## gioco
module gioco(
	i_ani_stb,														 
	i_clk,															 
	i_rst,															 
	i_animate,														 
	i_dx, 															 
	i_sx,																 
	i_start,															 
	o_x1_pal, o_x2_pal,											 
	o_y1_pal, o_y2_pal,
	o_x1_nav, o_x2_nav,											 
	o_y1_nav, o_y2_nav,
	bri1,bri2,bri3,bri4,bri5,bri6,bri7,bri8,bri9,bri10, 
	ok, ko,															 
	ff_life															 
);
input i_ani_stb, i_clk, i_rst, i_animate, i_dx, i_sx, i_start;
output [9:0] o_x1_pal, o_x2_pal, o_y1_pal, o_y2_pal, o_x1_nav, o_x2_nav, o_y1_nav, o_y2_nav;
output reg bri1,bri2,bri3,bri4,bri5,bri6,bri7,bri8,bri9,bri10;
output reg ok,ko;												
output [1:0] ff_life;
wire ff_bri1, ff_bri2, ff_bri3, ff_bri4,ff_bri5, ff_bri6, ff_bri7, ff_bri8,ff_bri9, ff_bri10;
wire [9:0] ff_x_nav,ff_y_nav,ff_x_pal,ff_y_pal;	
wire ff_x_dirpal,ff_y_dirpal;							
wire [3:0] ff_brick;
wire [1:0] ff_red1,ff_red2,ff_red3,ff_red4;
wire [1:0] ff_blue5,ff_blue6,ff_blue7;
parameter H_SIZE_BRI = 10'd 32;					 
parameter L_SIZE_BRI = 10'd 10; 					 
parameter H_SIZE_NAV = 10'd 32; 					 
parameter L_SIZE_NAV = 10'd 3;  					 
parameter IX_NAV = 10'd 320;						 
parameter IY_NAV = 10'd 470;						 
parameter D_WIDTH = 10'd 640; 				 	 
parameter D_HEIGHT = 10'd 480;					 
parameter H_SIZE_PAL = 10'd 2;					 
parameter IX_PAL = 10'd 320;						 
parameter IY_PAL = 10'd 460;						 
parameter VITE = 2'd 3;								 
parameter BLOCCHI = 4'd 10;						 
parameter ROSSO = 2'd 3;							 
parameter BLU = 2'd 2;								 
parameter wait1=4'b 0000;							 
parameter s0=4'b 0001;
parameter val=4'b 0010;
parameter win=4'b 0100;
parameter go=4'b 1000;
reg [3:0] snext,sreg;								
reg[9:0] x_nav;										 
reg[9:0] y_nav;										 
reg[9:0] x_pal;										 
reg[9:0] y_pal;										 
reg x_dir_pal;											 
reg y_dir_pal;											 
reg [1:0] life;										
reg [3:0] brick;
reg [1:0] red1,red2,red3,red4;
reg [1:0] blue5,blue6,blue7;
assign o_x1_nav = x_nav - H_SIZE_NAV;   
assign o_x2_nav = x_nav + H_SIZE_NAV;   
assign o_y1_nav = y_nav -L_SIZE_NAV; 	 
assign o_y2_nav = y_nav + L_SIZE_NAV;   
assign o_x1_pal = x_pal - H_SIZE_PAL;	 
  ...
For scale: about 2000 cells after synthesis, about 77 flip-flops, roughly 100 I/O pins, about 0.014 mm² of cells after synthesis.
Settings: LEC_CHECK=0, CAP_MARGIN=20, CELL_PAD_IN_SITES_DETAIL_PLACEMENT=0, CORE_MARGIN=2, CORE_UTILIZATION=62, CTS_CLUSTER_SIZE=21, MIN_ROUTING_LAYER=met2, PLACE_DENSITY_LB_ADDON=0.1, SETUP_SLACK_MARGIN=1.92, SLEW_MARGIN=30; clock period 15.2 ns.
run.sh (not shown) runs the stock make flow with config.mk's settings and CLKGATE_MAP_FILE=.
The baseline never finished: it broke off in 5_1_grt.
==> next run, changes <==
- CELL_PAD_IN_SITES_DETAIL_PLACEMENT: 0 -> not set
- CORE_UTILIZATION: 62 -> 72
- CTS_CLUSTER_SIZE: 21 -> not set
- PLACE_DENSITY_LB_ADDON: 0.1 -> not set
- SETUP_SLACK_MARGIN: 1.92 -> not set
- SLEW_MARGIN: 30 -> 20
- clock period: 15.2 -> 24.0 ns (I/O delays scaled with it)
The new run failed in 5_1_grt, error GRT-0116.
Area after synthesis does not change.
Synthesized cell count stays the same.
Die area falls by 14%.
==> next run, changes <==
- CORE_MARGIN: 2 -> 5
- CORE_UTILIZATION: 72 -> 64
- MIN_ROUTING_LAYER: met2 -> not set
With this change the flow passed the timing, DRC and antenna checks.
Area after synthesis stays the same.
Die area goes up by 21%.
Synthesized cell count is unchanged.
==> next run, changes <==
- CORE_ASPECT_RATIO: not set -> 1.36
- HOLD_SLACK_MARGIN: not set -> 0.26
- PLACE_DENSITY: not set -> 0.37
=> Count of clock-buffer cells in the layout stays the same; first-iteration DRC count decreases by 14%; cell area hardly moves.
==> next run, changes <==
- ABC_AREA: not set -> 1
- CELL_PAD_IN_SITES_DETAIL_PLACEMENT: not set -> 1
- CELL_PAD_IN_SITES_GLOBAL_PLACEMENT: not set -> 0
- CORE_ASPECT_RATIO: 1.36 -> not set
- CORE_MARGIN: 5 -> 9
- CORE_UTILIZATION: 64 -> 68
- CTS_CLUSTER_SIZE: not set -> 70
- GPL_ROUTABILITY_DRIVEN: not set -> 1
- GPL_TIMING_DRIVEN: not set -> 0
- HOLD_SLACK_MARGIN: 0.26 -> not set
- MIN_ROUTING_LAYER: not set -> met1
- PLACE_DENSITY: 0.37 -> not set
=>
- This time the run aborted during 3_5_place_dp on DPL-0033
- area after synthesis is higher by a few percent
- die area came out higher by roughly a tenth
- synthesized cell count increases by a quarter to a third

* * *

gioco again, from the RTL that the note above started with.
==> flow/config.mk <==
export PLATFORM = sky130hd
export DESIGN_NAME = gioco
export DESIGN_NICKNAME = gioco
export VERILOG_FILES = /design/flow/design.v
export SDC_FILE = /design/flow/constraint.sdc
export NUM_CORES = 4
export LEC_CHECK = 0
export CAP_MARGIN = 15
export CORE_ASPECT_RATIO = 0.72
export CORE_MARGIN = 2
export CORE_UTILIZATION = 72
export CTS_CLUSTER_SIZE = 21
export HOLD_SLACK_MARGIN = 0.08
export MIN_ROUTING_LAYER = met1
export SLEW_MARGIN = 20
==> flow/constraint.sdc <==
create_clock -name core_clock -period 11.0 [get_ports {i_clk}]
set_input_delay 2.2000 -clock core_clock [delete_from_list [all_inputs] [get_ports {i_clk}]]
set_output_delay 2.2000 -clock core_clock [all_outputs]
set_load 0.01 [all_outputs]
The baseline ended with an error in 3_5_place_dp.
Change:
Settings changed: CAP_MARGIN 15 to 35, HOLD_SLACK_MARGIN 0.08 to default.
Clock period 11.0 ns to 10.0 ns, I/O delays scaled along.
What happened: The changed run failed in 3_5_place_dp; synthesized area is unchanged; die area does not change; synthesized cell count does not change.
Change:
Settings changed: CAP_MARGIN 35 to 20, CORE_ASPECT_RATIO 0.72 to default, CORE_UTILIZATION 72 to 9, CTS_CLUSTER_SIZE 21 to default, MIN_ROUTING_LAYER met1 to default.
Clock period 10.0 ns to 30.7 ns, I/O delays scaled along.
What happened: The new run finished clean; synthesized area does not change; die size climbs to 7.7 times its value; synthesized cell count does not change.
Change:
Settings changed: CORE_UTILIZATION 9 to 58.
Clock period 30.7 ns to 14.8 ns, I/O delays scaled along.
With this change the flow reached the layout checks and failed them: setup timing.
Worst setup slack gets worse by 11 ns.
Combinational power grows to 2.7 times its value.
Global-route usage grows by 38 points.
Total power grows by 130%.
Count of clock-buffer cells in the layout grows by 1.
Final area grows by 5.7%.
Hold slack gets worse by 0.0043 ns.

* * *

== P ==
Starting RTL as in the previous note.
make LEC_CHECK=0 CAP_MARGIN=35 CORE_MARGIN=2 CORE_UTILIZATION=50 CTS_CLUSTER_DIAMETER=168 CTS_CLUSTER_SIZE=100 MIN_ROUTING_LAYER=met1 PLACE_DENSITY_LB_ADDON=0.1 SETUP_SLACK_MARGIN=3.0 SLEW_MARGIN=20 finish   # period 15.2 ns
In P the implementation completed, yet the final layout does not meet the checks, the culprit being negative setup slack.
Changes in Q relative to P:
- CORE_UTILIZATION now 62, was 50
- CAP_MARGIN now 20, was 35
- SETUP_SLACK_MARGIN now 1.92, was 3.0
- CTS_CLUSTER_SIZE now 21, was 100
- CTS_CLUSTER_DIAMETER no longer set, was 168
- CELL_PAD_IN_SITES_DETAIL_PLACEMENT now 1, previously not set
Findings:
Looking only at effective utilization at floorplan, and setting everything else aside, the lower value of Q and P goes to P. Area fraction in compound gates after synthesis: Q vs P identical. Status(Q) = ERROR, stage = detailed placement (3_5_place_dp). As far as area fraction in and, or, nand and nor cells after synthesis goes, P and Q are indistinguishable; the numbers are identical. Between P and Q, overall die area decreased.

* * *

gioco again, from the RTL that the note above started with.
export LEC_CHECK = 0
export CAP_MARGIN = 25
export CELL_PAD_IN_SITES_DETAIL_PLACEMENT = 2
export CORE_MARGIN = 2
export CORE_UTILIZATION = 62
export CTS_CLUSTER_SIZE = 21
export GPL_ROUTABILITY_DRIVEN = 0
export HOLD_SLACK_MARGIN = 0.26
export MAX_ROUTING_LAYER = met4
export MIN_ROUTING_LAYER = met2
export PLACE_DENSITY = 0.46
export SETUP_SLACK_MARGIN = 1.92
export SLEW_MARGIN = 10
create_clock -name core_clock -period 14.2 [get_ports {i_clk}]
The baseline never finished: it broke off in 3_5_place_dp, error DPL-0033.
==> next run, changes <==
Settings changed: CAP_MARGIN 25 to 20, CELL_PAD_IN_SITES_DETAIL_PLACEMENT 2 to unset, CORE_UTILIZATION 62 to 40, CTS_CLUSTER_SIZE 21 to unset, GPL_ROUTABILITY_DRIVEN 0 to unset, HOLD_SLACK_MARGIN 0.26 to unset, MAX_ROUTING_LAYER met4 to unset, MIN_ROUTING_LAYER met2 to unset, PLACE_DENSITY 0.46 to unset, SETUP_SLACK_MARGIN 1.92 to unset, SLEW_MARGIN 10 to 20.
Clock period 14.2 ns to 21.6 ns, I/O delays scaled along.
Effect:
- Now the flow went through all stages and came out clean
- die area goes up by well over a third
- synthesized area is unchanged
- synthesized cell count does not change
==> next run, changes <==
Settings changed: CORE_ASPECT_RATIO set to 0.5, CORE_UTILIZATION 40 to 65.
Clock period 21.6 ns to 24.0 ns, I/O delays scaled along.
After rerunning: Total power went down by 12%. Clock power went down by 16%. Count of clock-buffer cells in the layout went up by 1.
==> next run, changes <==
Settings changed: CORE_ASPECT_RATIO 0.5 to unset, CORE_MARGIN 2 to 4, CORE_UTILIZATION 65 to 68, GPL_ROUTABILITY_DRIVEN set to 0, MIN_ROUTING_LAYER set to met2.
Result: The new run failed in 5_1_grt on GRT-0116; synthesized cell count stays the same; area after synthesis stays the same; die area rises slightly.
==> next run, changes <==
Settings changed: CORE_MARGIN 4 to 2, CORE_UTILIZATION 68 to 40, GPL_ROUTABILITY_DRIVEN 0 to unset, MIN_ROUTING_LAYER met2 to unset.
The new run finished with timing, DRC and antenna clean.
Die area is higher by about 60%.
Synthesized area is unchanged.
Synthesized cell count is unchanged.
Power and IR drop assume default switching activity.
